Setup of build 15:
## gcd
module gcd (
    input  logic        clk_i,
    input  logic        rst_i,
    input  logic        start_i,
    input  logic [31:0] a_i,
    input  logic [31:0] b_i,
    output logic        busy_o,
    output logic        valid_o,
    output logic [31:0] result_o
);
Size: about 1200 cells after synthesis, roughly 110 flip-flops, roughly 100 I/O pins.
export LEC_CHECK = 0
export ABC_AREA = 0
export CAP_MARGIN = 20
export CELL_PAD_IN_SITES_DETAIL_PLACEMENT = 0
export CELL_PAD_IN_SITES_GLOBAL_PLACEMENT = 0
export CORE_MARGIN = 2
export CORE_UTILIZATION = 70
export CTS_CLUSTER_DIAMETER = 26
export CTS_CLUSTER_SIZE = 76
export MIN_ROUTING_LAYER = met1
export PLACE_DENSITY = 0.35
export SETUP_SLACK_MARGIN = 0.47
export SLEW_MARGIN = 20
export TNS_END_PERCENT = 55
create_clock -name core_clock -period 3.18 [get_ports {clk_i}]
run.sh (not shown) runs the stock make flow with config.mk's settings and CLKGATE_MAP_FILE=.
global routing (5_1_grt): build 15 exited with error
#### Input delta (build 75 over build 15)
# build 15
export LEC_CHECK = 0
export ABC_AREA = 0
export CAP_MARGIN = 20
export CELL_PAD_IN_SITES_DETAIL_PLACEMENT = 0
export CELL_PAD_IN_SITES_GLOBAL_PLACEMENT = 0
export CORE_MARGIN = 2
export CORE_UTILIZATION = 70
export CTS_CLUSTER_DIAMETER = 26
export CTS_CLUSTER_SIZE = 76
export MIN_ROUTING_LAYER = met1
export PLACE_DENSITY = 0.35
export SETUP_SLACK_MARGIN = 0.47
export SLEW_MARGIN = 20
export TNS_END_PERCENT = 55
create_clock -name core_clock -period 3.18 [get_ports {clk_i}]
# build 75
export LEC_CHECK = 0
export ABC_AREA = 0
export CAP_MARGIN = 20
export CELL_PAD_IN_SITES_DETAIL_PLACEMENT = 2
export CELL_PAD_IN_SITES_GLOBAL_PLACEMENT = 0
export CORE_MARGIN = 2
export CORE_UTILIZATION = 72
export CTS_CLUSTER_SIZE = 76
export MIN_ROUTING_LAYER = met1
export PLACE_DENSITY_LB_ADDON = 0.17
export SETUP_SLACK_MARGIN = 1.54
export SLEW_MARGIN = 20
export TNS_END_PERCENT = 55
create_clock -name core_clock -period 8.45 [get_ports {clk_i}]
[summary]
Gate count after technology mapping: build 15 vs build 75 identical. For count of boundary I/O pins, build 15 and build 75 come out practically identical. Stage in which a tool error killed build 75: detailed placement (3_5_place_dp). Diff build 15 and build 75: pre-placement core utilization lower in build 15. Cmp build 15 and build 75 / die size / lower: build 75.
#### Input delta (build 72 over build 75)
# build 75
export LEC_CHECK = 0
export ABC_AREA = 0
export CAP_MARGIN = 20
export CELL_PAD_IN_SITES_DETAIL_PLACEMENT = 2
export CELL_PAD_IN_SITES_GLOBAL_PLACEMENT = 0
export CORE_MARGIN = 2
export CORE_UTILIZATION = 72
export CTS_CLUSTER_SIZE = 76
export MIN_ROUTING_LAYER = met1
export PLACE_DENSITY_LB_ADDON = 0.17
export SETUP_SLACK_MARGIN = 1.54
export SLEW_MARGIN = 20
export TNS_END_PERCENT = 55
create_clock -name core_clock -period 8.45 [get_ports {clk_i}]
# build 72
export LEC_CHECK = 0
export CAP_MARGIN = 20
export CORE_MARGIN = 2
export CORE_UTILIZATION = 64
export SLEW_MARGIN = 20
create_clock -name core_clock -period 4.26 [get_ports {clk_i}]
Findings:
Summary of the comparison: initial core utilization is lower in build 72, relative to build 75.
Although build 72 finished all stages, its layout failed final checks on negative setup slack.
In the reports for build 72 and build 75, the larger y dimension of the die belongs to build 72.
Compare build 72 and build 75 | number of standard-cell rows in the floorplan lower: build 75
Diff build 72..build 75 | synthesized area | unchanged
Area of the core came out higher on build 72 than on build 75.
NOTE chip area build 75->build 72 increased by more than 10%
### build 72 -> build 13
# build 72
export LEC_CHECK = 0
export CAP_MARGIN = 20
export CORE_MARGIN = 2
export CORE_UTILIZATION = 64
export SLEW_MARGIN = 20
create_clock -name core_clock -period 4.26 [get_ports {clk_i}]
# build 13
export LEC_CHECK = 0
export CAP_MARGIN = 20
export CORE_MARGIN = 2
export CORE_UTILIZATION = 40
export PLACE_DENSITY = 0.6
export SLEW_MARGIN = 20
create_clock -name core_clock -period 6.0 [get_ports {clk_i}]
### Flow results
Final critical-path share of the clock period in build 13 is 20 points below build 72.
Build 13 finished every step from synthesis to the final layout, and the layout passed the timing, DRC and antenna checks.
NOTE pin count of the biggest net entering global routing build 72->build 13 decreased by more than 10%
Build 13 vs build 72 — die area rose 9200 sq um.
Side by side, global-route wire length before repair turned out higher in build 13 than in build 72.
Compared with build 72, in build 13 layout overhead on the synthesized area now smaller, maximum fanout count along the critical path now larger, clock-cell share of area now larger.

Setup of JK:
gcd again, from the RTL that the note above started with.
## gcd
module gcd (
    input  logic        clk_i,
    input  logic        rst_i,
    input  logic        start_i,
    input  logic [31:0] a_i,
    input  logic [31:0] b_i,
    output logic        busy_o,
    output logic        valid_o,
    output logic [31:0] result_o
);
Settings: LEC_CHECK=0, ABC_AREA=1, CAP_MARGIN=10, CELL_PAD_IN_SITES_DETAIL_PLACEMENT=1, CORE_MARGIN=9, CORE_UTILIZATION=58, GPL_TIMING_DRIVEN=0, MAX_ROUTING_LAYER=met4, MIN_ROUTING_LAYER=met1, PLACE_DENSITY=0.64, SETUP_SLACK_MARGIN=1.22, SLEW_MARGIN=0, TNS_END_PERCENT=45; clock period 5.26 ns.
JK: it failed during detailed placement, and the tool reported DPL-0033.
## Diff of input files: MS against JK
Settings: removing MIN_ROUTING_LAYER (formerly met1); removing CELL_PAD_IN_SITES_DETAIL_PLACEMENT (formerly 1); changing CAP_MARGIN from 10 to 20; removing TNS_END_PERCENT (formerly 45); removing SETUP_SLACK_MARGIN (formerly 1.22); removing ABC_AREA (formerly 1); changing CORE_UTILIZATION from 58 to 40; removing MAX_ROUTING_LAYER (formerly met4); changing SLEW_MARGIN from 0 to 20; changing PLACE_DENSITY from 0.64 to 0.6; removing GPL_TIMING_DRIVEN (formerly 0); changing CORE_MARGIN from 9 to 2; changing the clock period (ns, I/O delays scaled along) from 5.26 to 5.02.
## What came out
JK terminated abnormally: detailed placement reported DPL-0033.
MS: all stages complete, timing, DRC and antenna checks passed
Looking only at register share after synthesis, and setting everything else aside, the lower value of MS and JK goes to JK.
Per the comparison of MS with JK, floorplan die area grew by 9.7%; synthesized area per cell grew by 1.9 um2; post-synthesis share of cell area spent on xor and xnor gates grew by 2.1 points.
## Diff of input files: AL against MS
Settings: putting CTS_CLUSTER_DIAMETER at 26 where nothing was set; swapping 40 for 72 in CORE_UTILIZATION; putting CTS_CLUSTER_SIZE at 79 where nothing was set; swapping 0.6 for 0.35 in PLACE_DENSITY; putting SETUP_SLACK_MARGIN at 0.33 where nothing was set; swapping 5.02 for 3.96 in the clock period (ns, I/O delays scaled along).
Results
- Number of storage elements in the synthesis netlist of MS is on par with AL.
- Horizontal extent of the die shrinks by more than 10% when moving from MS to AL.
- FAIL AL @ global routing: tool exited with error
- Placer's final routability congestion estimate (AL vs. MS) increases by more than 10%
- In the flow results for AL and MS, the worst slack after detailed placement is larger on MS.
- Between AL and MS, it is AL whose number of cells upsized or downsized after cts is higher, by 16.
- Post-detailed-placement half-perimeter wirelength: AL < MS
- Total placed instance area for AL: 310 um2 up relative to MS
- Between MS and AL, the post-synthesis net count does not differ in any meaningful way.
Relative to AL, the following input files were edited for TR:
Settings: SETUP_SLACK_MARGIN removed (was 0.33); CTS_CLUSTER_SIZE changed from 79 to 100; ABC_AREA newly set to 1; CTS_CLUSTER_DIAMETER changed from 26 to 372; PLACE_DENSITY changed from 0.35 to 0.37; TNS_END_PERCENT newly set to 10; the clock period (ns, I/O delays scaled along) changed from 3.96 to 4.04.
Findings:
TR completed end to end with timing, DRC and antenna clean. Going from AL to TR, cell row count moved up; horizontal die dimension moved up; xor-xnor portion of the synthesized cell area moved down; synthesized-area fraction occupied by and/or/nand/nor cells moved up; vertical die dimension moved up. Between TR and AL, the Yosys chip area is lower for AL. Post-place setup slack came out higher on TR than on AL. The run showing the greater number of post-CTS setup repair buffers is AL. The lower number of unique standard cell types used by synthesis came out of TR. Diff AL -> TR: synthesized cell count rose by 495, cell area after synthesis rose by about 8%.

The RTL this note starts from:
==> flow/design.v <==
module gcd (
    input  logic        clk_i,
    input  logic        rst_i,
    input  logic        start_i,
    input  logic [31:0] a_i,
    input  logic [31:0] b_i,
    output logic        busy_o,
    output logic        valid_o,
    output logic [31:0] result_o
);
    logic [31:0] a, a_nxt;
    logic [31:0] b, b_nxt;
    logic [5:0]  k, k_nxt;           
    logic [31:0] result, result_nxt;
    typedef enum logic [3:0] {
        IDLE       = 4'b0000,
        LOAD       = 4'b0001,
        CHK_ZERO   = 4'b0010,
        FACTOR2    = 4'b0011,
        STRIP_A    = 4'b0100,
        STRIP_B    = 4'b0101,
        CMP        = 4'b0110,
        SUB        = 4'b0111,
        DONE       = 4'b1000
    } state_t;
    state_t state, state_nxt;
    logic a_is_zero, b_is_zero;
    logic both_even, a_even, b_even;
    logic a_gt_b;
    logic b_will_be_zero;           
    assign a_is_zero = (a == 0);
    assign b_is_zero = (b == 0);
    assign both_even = (a[0] == 0) && (b[0] == 0);
    assign a_even    = (a[0] == 0);
    assign b_even    = (b[0] == 0);
    assign a_gt_b    = (a > b);
    logic load_inputs, inc_k, shift_a, shift_b, swap, set_res;
    always_comb begin
        state_nxt   = state;
        load_inputs = 1'b0;
        inc_k       = 1'b0;
        shift_a     = 1'b0;
        shift_b     = 1'b0;
        swap        = 1'b0;
        set_res     = 1'b0;
        a_nxt      = a;
        b_nxt      = b;
        k_nxt      = k;
        result_nxt = result;
        b_will_be_zero = 1'b0;
        case (state)
            IDLE: begin
                if (start_i) begin
                    load_inputs = 1'b1;           
                    state_nxt   = LOAD;
                end
            end
            LOAD: begin
                a_nxt = a_i;                      
                b_nxt = b_i;
                k_nxt = 6'd0;                     
                state_nxt = CHK_ZERO;
            end
            CHK_ZERO: begin
                if (a_is_zero && b_is_zero) begin
                    set_res     = 1'b1;
                    result_nxt  = 32'd0;
                    state_nxt   = DONE;
                end else if (a_is_zero) begin
                    set_res     = 1'b1;
                    result_nxt  = b;
                    state_nxt   = DONE;
                end else if (b_is_zero) begin
                    set_res     = 1'b1;
                    result_nxt  = a;
                    state_nxt   = DONE;
                end else begin
                    state_nxt = FACTOR2;
                end
            end
            FACTOR2: begin
                if (both_even) begin
                    shift_a = 1'b1;
                    shift_b = 1'b1;
                    inc_k   = 1'b1;
                    a_nxt = a >> 1;
                    b_nxt = b >> 1;
                    k_nxt = k + 1'b1;
                    state_nxt = FACTOR2;           
                end else begin
                    state_nxt = STRIP_A;
                end
            end
            STRIP_A: begin
                if (a_even) begin
                    shift_a = 1'b1;
                    a_nxt   = a >> 1;
                    state_nxt = STRIP_A;
                end else begin
                    state_nxt = STRIP_B;
                end
            end
            STRIP_B: begin
                if (b_even) begin
                    shift_b = 1'b1;
                    b_nxt   = b >> 1;
                    state_nxt = STRIP_B;
                end else begin
                    state_nxt = CMP;
                end
            end
            CMP: begin
                if (a_gt_b) begin
                    swap  = 1'b1;
                    a_nxt = b;
                    b_nxt = a;
                end
                state_nxt = SUB;
            end
            SUB: begin
                b_nxt = b - a;                      
                b_will_be_zero = (b_nxt == 0);
                if (b_will_be_zero) begin
                    set_res     = 1'b1;
                    result_nxt  = a << k;         
                    state_nxt   = DONE;
                end else begin
                    state_nxt = STRIP_B;
                end
            end
            DONE: begin
                state_nxt = IDLE;                  
            end
            default: state_nxt = IDLE;            
        endcase
    end
    always_ff @(posedge clk_i or posedge rst_i) begin
        if (rst_i) begin
            a      <= 32'd0;
            b      <= 32'd0;
            k      <= 6'd0;
            result <= 32'd0;
        end else begin
            a      <= a_nxt;
            b      <= b_nxt;
            k      <= k_nxt;
            result <= result_nxt;
        end
    end
    always_ff @(posedge clk_i or posedge rst_i) begin
        if (rst_i)
            state <= IDLE;
        else
            state <= state_nxt;
    end
    always_ff @(posedge clk_i or posedge rst_i) begin
        if (rst_i) begin
            busy_o   <= 1'b0;
            valid_o  <= 1'b0;
            result_o <= 32'd0;
        end else begin
            busy_o   <= (state != IDLE) && (state != DONE);
            valid_o  <= set_res;                
            result_o <= result_nxt;
        end
    end
endmodule
clock: 3.16 ns
lec_check: 0
abc_area: 0
cap_margin: 20
cell_pad_in_sites_detail_placement: 0
cell_pad_in_sites_global_placement: 0
core_margin: 2
core_utilization: 70
cts_cluster_diameter: 32
cts_cluster_size: 76
min_routing_layer: met1
place_density: 0.65
slew_margin: 20
tns_end_percent: 55
The baseline ended with an error in 4_1_cts on DPL-0033.
Then changed:
- CTS_CLUSTER_DIAMETER: 32 -> 26
- PLACE_DENSITY: 0.65 -> 0.64
- SETUP_SLACK_MARGIN: unset -> 0.47
- clock period: 3.16 -> 3.18 ns (I/O delays scaled with it)
Outcome: Now the flow aborted during 5_1_grt; synthesized area is unchanged; die size is unchanged; synthesized cell count does not change.
Then changed:
- ABC_AREA: 0 -> unset
- CELL_PAD_IN_SITES_DETAIL_PLACEMENT: 0 -> unset
- CELL_PAD_IN_SITES_GLOBAL_PLACEMENT: 0 -> unset
- CORE_UTILIZATION: 70 -> 72
- CTS_CLUSTER_SIZE: 76 -> unset
- MIN_ROUTING_LAYER: met1 -> unset
- PLACE_DENSITY: 0.64 -> unset
- PLACE_DENSITY_LB_ADDON: unset -> 0.26
- SETUP_SLACK_MARGIN: 0.47 -> unset
- TNS_END_PERCENT: 55 -> unset
- clock period: 3.18 -> 3.96 ns (I/O delays scaled with it)
Outcome: The changed run finished but fails on setup timing. Area after synthesis stays the same. Die area went down by 2.7%. Synthesized cell count is unchanged.
Then changed:
- ABC_AREA: unset -> 1
- CTS_CLUSTER_DIAMETER: 26 -> 371
- CTS_CLUSTER_SIZE: unset -> 98
- PLACE_DENSITY: unset -> 0.37
- PLACE_DENSITY_LB_ADDON: 0.26 -> unset
- TNS_END_PERCENT: unset -> 10
- clock period: 3.96 -> 4.04 ns (I/O delays scaled with it)
What happened: With this change the flow ran to the end with no violations. Non-clock buffer count is lower by 100. Cell count grows by 29%. Setup slack is better by 0.63 ns.
Then changed:
- CORE_ASPECT_RATIO: unset -> 1.98
- CORE_UTILIZATION: 72 -> 40
- CTS_CLUSTER_DIAMETER: 371 -> 379
- PLACE_DENSITY: 0.37 -> unset
- PLACE_DENSITY_LB_ADDON: unset -> 0.28
- clock period: 4.04 -> 6.0 ns (I/O delays scaled with it)
After rerunning:
- The new run went through all stages and came out clean
- critical path depth is unchanged
- final cell count came out higher by a little under a tenth
- global-route usage came out lower by 20 points
- count of clock-buffer cells in the layout came out higher by 2
- core utilization came out lower by 37 points
- wire length came out higher by roughly a tenth
- via count came out lower by a little under a tenth
- worst setup slack gains 1.7 ns
- clock skew came out higher by 0.0037 ns
- worst hold slack loses 0.0064 ns
Then changed:
- ABC_AREA: 1 -> unset
- CORE_ASPECT_RATIO: 1.98 -> unset
- CTS_CLUSTER_DIAMETER: 379 -> unset
- CTS_CLUSTER_SIZE: 98 -> unset
- PLACE_DENSITY: unset -> 0.6
- PLACE_DENSITY_LB_ADDON: 0.28 -> unset
- TNS_END_PERCENT: 10 -> unset
- clock period: 6.0 -> 7.39 ns (I/O delays scaled with it)
Outcome: Die area went down by 7.5%. Final cell count goes down by 27%. Design area went down by 8.4%. Sequential share of layout area is higher by 2.1 points. First-iteration DRC count goes up by 0.86%. Sequential cell count does not change. Setup slack improved by 0.29 ns. Worst hold slack gains 0.015 ns. Global-route usage is lower by 3.2 points.
